// DataAggregator
module DataAggregator(
           clk, reset, bit1, bit2, bit3, bit4, read_index_yaxis, read_index_xaxis,
           out_data_yaxis, out_data_xaxis, finished
       );
Size in the first run: about 12000 cells after synthesis, about 53 I/O pins, about 190000 um^2 of cells after synthesis.
export LEC_CHECK = 0
export CAP_MARGIN = 20
export CELL_PAD_IN_SITES_GLOBAL_PLACEMENT = 1
export CORE_MARGIN = 5
export CORE_UTILIZATION = 40
export CTS_CLUSTER_SIZE = 97
export GPL_ROUTABILITY_DRIVEN = 0
export GPL_TIMING_DRIVEN = 0
export HOLD_SLACK_MARGIN = 0.23
export MAX_ROUTING_LAYER = met5
export PLACE_DENSITY_LB_ADDON = 0.28
export SLEW_MARGIN = 15
create_clock -name core_clock -period 9.87 [get_ports {clk}]
run.sh (not shown) runs the stock make flow with config.mk's settings and CLKGATE_MAP_FILE=.
The first run finished clean.
==> next run, changes <==
==> flow/config.mk (replaced) <==
export PLATFORM = sky130hd
export DESIGN_NAME = DataAggregator
export DESIGN_NICKNAME = DataAggregator
export VERILOG_FILES = /design/flow/design.v
export SDC_FILE = /design/flow/constraint.sdc
export NUM_CORES = 4
export LEC_CHECK = 0
export CAP_MARGIN = 20
export CORE_MARGIN = 2
export CORE_UTILIZATION = 72
export CTS_CLUSTER_SIZE = 72
export PLACE_DENSITY_LB_ADDON = 0.0
export SETUP_SLACK_MARGIN = 1.32
export SLEW_MARGIN = 20
==> flow/constraint.sdc (replaced) <==
create_clock -name core_clock -period 4.47 [get_ports {clk}]
set_input_delay 0.8940 -clock core_clock [delete_from_list [all_inputs] [get_ports {clk}]]
set_output_delay 0.8940 -clock core_clock [all_outputs]
set_load 0.01 [all_outputs]
What happened: The changed run finished but fails on setup timing. Clock skew goes down by 47 ps. Flip-flop count is unchanged. Die size fell by about 45%. Combinational power came out higher by about 110%.
==> next run, changes <==
==> flow/config.mk (replaced) <==
export PLATFORM = sky130hd
export DESIGN_NAME = DataAggregator
export DESIGN_NICKNAME = DataAggregator
export VERILOG_FILES = /design/flow/design.v
export SDC_FILE = /design/flow/constraint.sdc
export NUM_CORES = 4
export LEC_CHECK = 0
export CAP_MARGIN = 40
export CELL_PAD_IN_SITES_GLOBAL_PLACEMENT = 0
export CORE_ASPECT_RATIO = 1.3
export CORE_MARGIN = 2
export CORE_UTILIZATION = 72
export CTS_CLUSTER_SIZE = 18
export GPL_ROUTABILITY_DRIVEN = 1
export HOLD_SLACK_MARGIN = -0.03
export PLACE_DENSITY = 0.79
export SLEW_MARGIN = 20
After rerunning: The new run finished but fails on setup timing; count of clock-buffer cells in the layout goes down by 33; total power goes down by 1.2%; routed wire length goes up by about 3.5%.
==> next run, changes <==
--- a/flow/config.mk
+++ b/flow/config.mk
@@ -6,12 +6,15 @@
 export NUM_CORES = 4
 export LEC_CHECK = 0
+export ABC_AREA = 1
 export CAP_MARGIN = 40
 export CELL_PAD_IN_SITES_GLOBAL_PLACEMENT = 0
-export CORE_ASPECT_RATIO = 1.3
+export CORE_ASPECT_RATIO = 1.17
 export CORE_MARGIN = 2
 export CORE_UTILIZATION = 72
+export CTS_CLUSTER_DIAMETER = 396
 export CTS_CLUSTER_SIZE = 18
 export GPL_ROUTABILITY_DRIVEN = 1
-export HOLD_SLACK_MARGIN = -0.03
-export PLACE_DENSITY = 0.79
+export HOLD_SLACK_MARGIN = 0.28
+export PLACE_DENSITY = 0.41
+export SETUP_SLACK_MARGIN = 0.66
 export SLEW_MARGIN = 20
Effect: The new run went through all stages and came out clean; design area is lower by 2.0%; die size is lower by 1.3%; maximum frequency is higher by 22%; clock skew hardly moves; setup slack gains 850 ps; power is lower by 9.8%.

* * *

Starting RTL as in the previous note.
// DataAggregator
module DataAggregator(
           clk, reset, bit1, bit2, bit3, bit4, read_index_yaxis, read_index_xaxis,
           out_data_yaxis, out_data_xaxis, finished
       );
Settings: LEC_CHECK=0, ABC_AREA=1, CAP_MARGIN=20, CORE_MARGIN=2, CORE_UTILIZATION=66, SETUP_SLACK_MARGIN=1.76, SLEW_MARGIN=20; clock period 6.81 ns.
The first run ran to the end with no violations.
Edit:
Settings changed: ABC_AREA 1 to not set, CAP_MARGIN 20 to 40, CORE_UTILIZATION 66 to 72, CTS_CLUSTER_SIZE set to 72, PLACE_DENSITY_LB_ADDON set to 0.29, SETUP_SLACK_MARGIN 1.76 to not set.
Clock period 6.81 ns to 4.47 ns, I/O delays scaled along.
After rerunning: With this change the flow completed and failed the layout checks on negative setup slack; clock skew fell by 0.0036 ns; power climbs by well over a third; global-route usage shrinks by 1.1 points.
Edit:
Settings changed: ABC_AREA set to 1, CAP_MARGIN 40 to 35, CTS_CLUSTER_DIAMETER set to 396, CTS_CLUSTER_SIZE 72 to 17, PLACE_DENSITY_LB_ADDON 0.29 to 0.19, SETUP_SLACK_MARGIN set to 0.56.
After rerunning: With this change the flow passed the timing, design-rule and antenna checks. Synthesized cell count grows by well over a third. Global-route usage is higher by 2.8 points. Via count climbs by a quarter to a third. Critical path depth rises by 2. Sequential share of layout area rises by 1.4 points. Maximum frequency rises by about a fifth. Setup slack improved by 0.61 ns. Die size shrinks slightly. Total power decreases by roughly a tenth. Design area came out lower by a few percent.
Edit:
Settings changed: ABC_AREA 1 to not set, CAP_MARGIN 35 to 20, CTS_CLUSTER_DIAMETER 396 to 392, CTS_CLUSTER_SIZE 17 to not set, PLACE_DENSITY_LB_ADDON 0.19 to 0.0, SETUP_SLACK_MARGIN 0.56 to 1.29.
Now the flow reached the layout checks and failed them: negative setup slack.
Sequential share of layout area decreases by 1.6 points.
Non-clock buffer count decreases by 37.
Via count decreases by 28%.
Power increases by 11%.
Die area increases by 1.3%.
Worst hold slack is worse by 0.052 ns.
Sequential cell count is unchanged.
Edit:
Settings changed: CTS_CLUSTER_DIAMETER 392 to not set, CTS_CLUSTER_SIZE set to 70, SETUP_SLACK_MARGIN 1.29 to 1.42.
Clock period 4.47 ns to 5.35 ns, I/O delays scaled along.
After rerunning: The new run finished clean; first-iteration DRC count rises by about 4%; final area goes down by 0.51%; synthesized cell count stays the same; wire length is higher by 2.0%; worst hold slack is better by 0.056 ns; clock skew came out higher by 0.010 ns.
No activity file was given, so power comes from the tool's default toggle rates.
